==> build 47 <==
// aib_rx_bert
module aib_rx_bert #(
parameter [0:0] BERT_BUF_MODE_EN = 1   
)
(
input         clk,               
input         rstn,              
input [  3:0] rx_rst_pulse,      
input [  3:0] rx_start_pulse,    
input [  3:0] seed_in_en,        
input [  5:0] chk3_lane_sel_ff,  
input [  5:0] chk2_lane_sel_ff,  
input [  5:0] chk1_lane_sel_ff,  
input [  5:0] chk0_lane_sel_ff,  
input [  2:0] chk3_ptrn_sel_ff,  
input [  2:0] chk2_ptrn_sel_ff,  
input [  2:0] chk1_ptrn_sel_ff,  
input [  2:0] chk0_ptrn_sel_ff,  
input [319:0] rx_bert_data_i,    
input         sdr_mode,          
input   [1:0] r_fifo_mode,       
input         m_gen2_mode,       
output reg [ 48:0] rbert_bit_cnt_ff,  
output     [ 15:0] biterr_cnt_chk3,   
output     [ 15:0] biterr_cnt_chk2,   
output     [ 15:0] biterr_cnt_chk1,   
output     [ 15:0] biterr_cnt_chk0,   
output     [127:0] rx_bert3_data,     
output     [127:0] rx_bert2_data,     
output     [127:0] rx_bert1_data,     
output     [127:0] rx_bert0_data,     
output     [  3:0] rbert_running_ff   
);
export LEC_CHECK = 0
export ABC_AREA = 1
export CAP_MARGIN = 20
export CORE_MARGIN = 2
export CORE_UTILIZATION = 72
export CTS_CLUSTER_DIAMETER = 113
export CTS_CLUSTER_SIZE = 10
export SETUP_SLACK_MARGIN = 0.64
export SLEW_MARGIN = 20
export TNS_END_PERCENT = 20
create_clock -name core_clock -period 4.07 [get_ports {clk}]
run.sh (not shown) runs the stock make flow with config.mk's settings and CLKGATE_MAP_FILE=.
==> inputs of build 93, as changes to build 47 <==
==> flow/config.mk (replaced) <==
export PLATFORM = sky130hd
export DESIGN_NAME = aib_rx_bert
export DESIGN_NICKNAME = aib_rx_bert
export VERILOG_FILES = /design/flow/design.v
export SDC_FILE = /design/flow/constraint.sdc
export NUM_CORES = 4
export LEC_CHECK = 0
export ABC_AREA = 0
export CAP_MARGIN = 25
export CELL_PAD_IN_SITES_DETAIL_PLACEMENT = 0
export CELL_PAD_IN_SITES_GLOBAL_PLACEMENT = 3
export CORE_MARGIN = 4
export CORE_UTILIZATION = 38
export CTS_CLUSTER_SIZE = 50
export GPL_ROUTABILITY_DRIVEN = 0
export GPL_TIMING_DRIVEN = 1
export HOLD_SLACK_MARGIN = 0.28
export MAX_ROUTING_LAYER = met4
export MIN_ROUTING_LAYER = met1
export PLACE_DENSITY_LB_ADDON = 0.22
export SETUP_SLACK_MARGIN = 0.05
export SLEW_MARGIN = 40
export TNS_END_PERCENT = 55
==> flow/constraint.sdc (replaced) <==
create_clock -name core_clock -period 10.8 [get_ports {clk}]
set_input_delay 2.1600 -clock core_clock [delete_from_list [all_inputs] [get_ports {clk}]]
set_output_delay 2.1600 -clock core_clock [all_outputs]
set_load 0.01 [all_outputs]
==> inputs of trial 44, as changes to build 47 <==
==> flow/config.mk (replaced) <==
export PLATFORM = sky130hd
export DESIGN_NAME = aib_rx_bert
export DESIGN_NICKNAME = aib_rx_bert
export VERILOG_FILES = /design/flow/design.v
export SDC_FILE = /design/flow/constraint.sdc
export NUM_CORES = 4
export LEC_CHECK = 0
export CAP_MARGIN = 15
export CORE_MARGIN = 2
export CORE_UTILIZATION = 68
export CTS_CLUSTER_SIZE = 61
export HOLD_SLACK_MARGIN = -0.08
export SETUP_SLACK_MARGIN = -0.31
export SLEW_MARGIN = 20
==> flow/constraint.sdc (replaced) <==
create_clock -name core_clock -period 5.1 [get_ports {clk}]
set_input_delay 1.0200 -clock core_clock [delete_from_list [all_inputs] [get_ports {clk}]]
set_output_delay 1.0200 -clock core_clock [all_outputs]
set_load 0.01 [all_outputs]
==> results <==
Trial 44 finished but fails on negative setup slack. Build 47 aborted during global routing. Build 93 ran to the end with no violations. Design area: trial 44 is larger than build 93 (about 0.46%). Against build 93, the die size of trial 44 is lower by 45%. Against build 93, the sequential power of trial 44 is higher by about 110%. Of trial 44 and build 93, trial 44 has the higher first-iteration DRC count (gap 120%, measured against build 93). In build 93 the combinational power is smaller than in trial 44, by about 60%. Of trial 44 and build 93, trial 44 has the higher power (gap 110%, measured against build 93). Of trial 44 and build 93, build 93 has the higher count of clock-buffer cells in the layout (gap 49). Clock power: build 93 is lower than trial 44 (about 50%). Between trial 44 and build 93, the lower sequential share of layout area is in trial 44 (gap 0.14 points). Against build 93, the register-to-register slack of trial 44 is worse by 4600 ps.
No activity file was given, so power comes from the tool's default toggle rates.
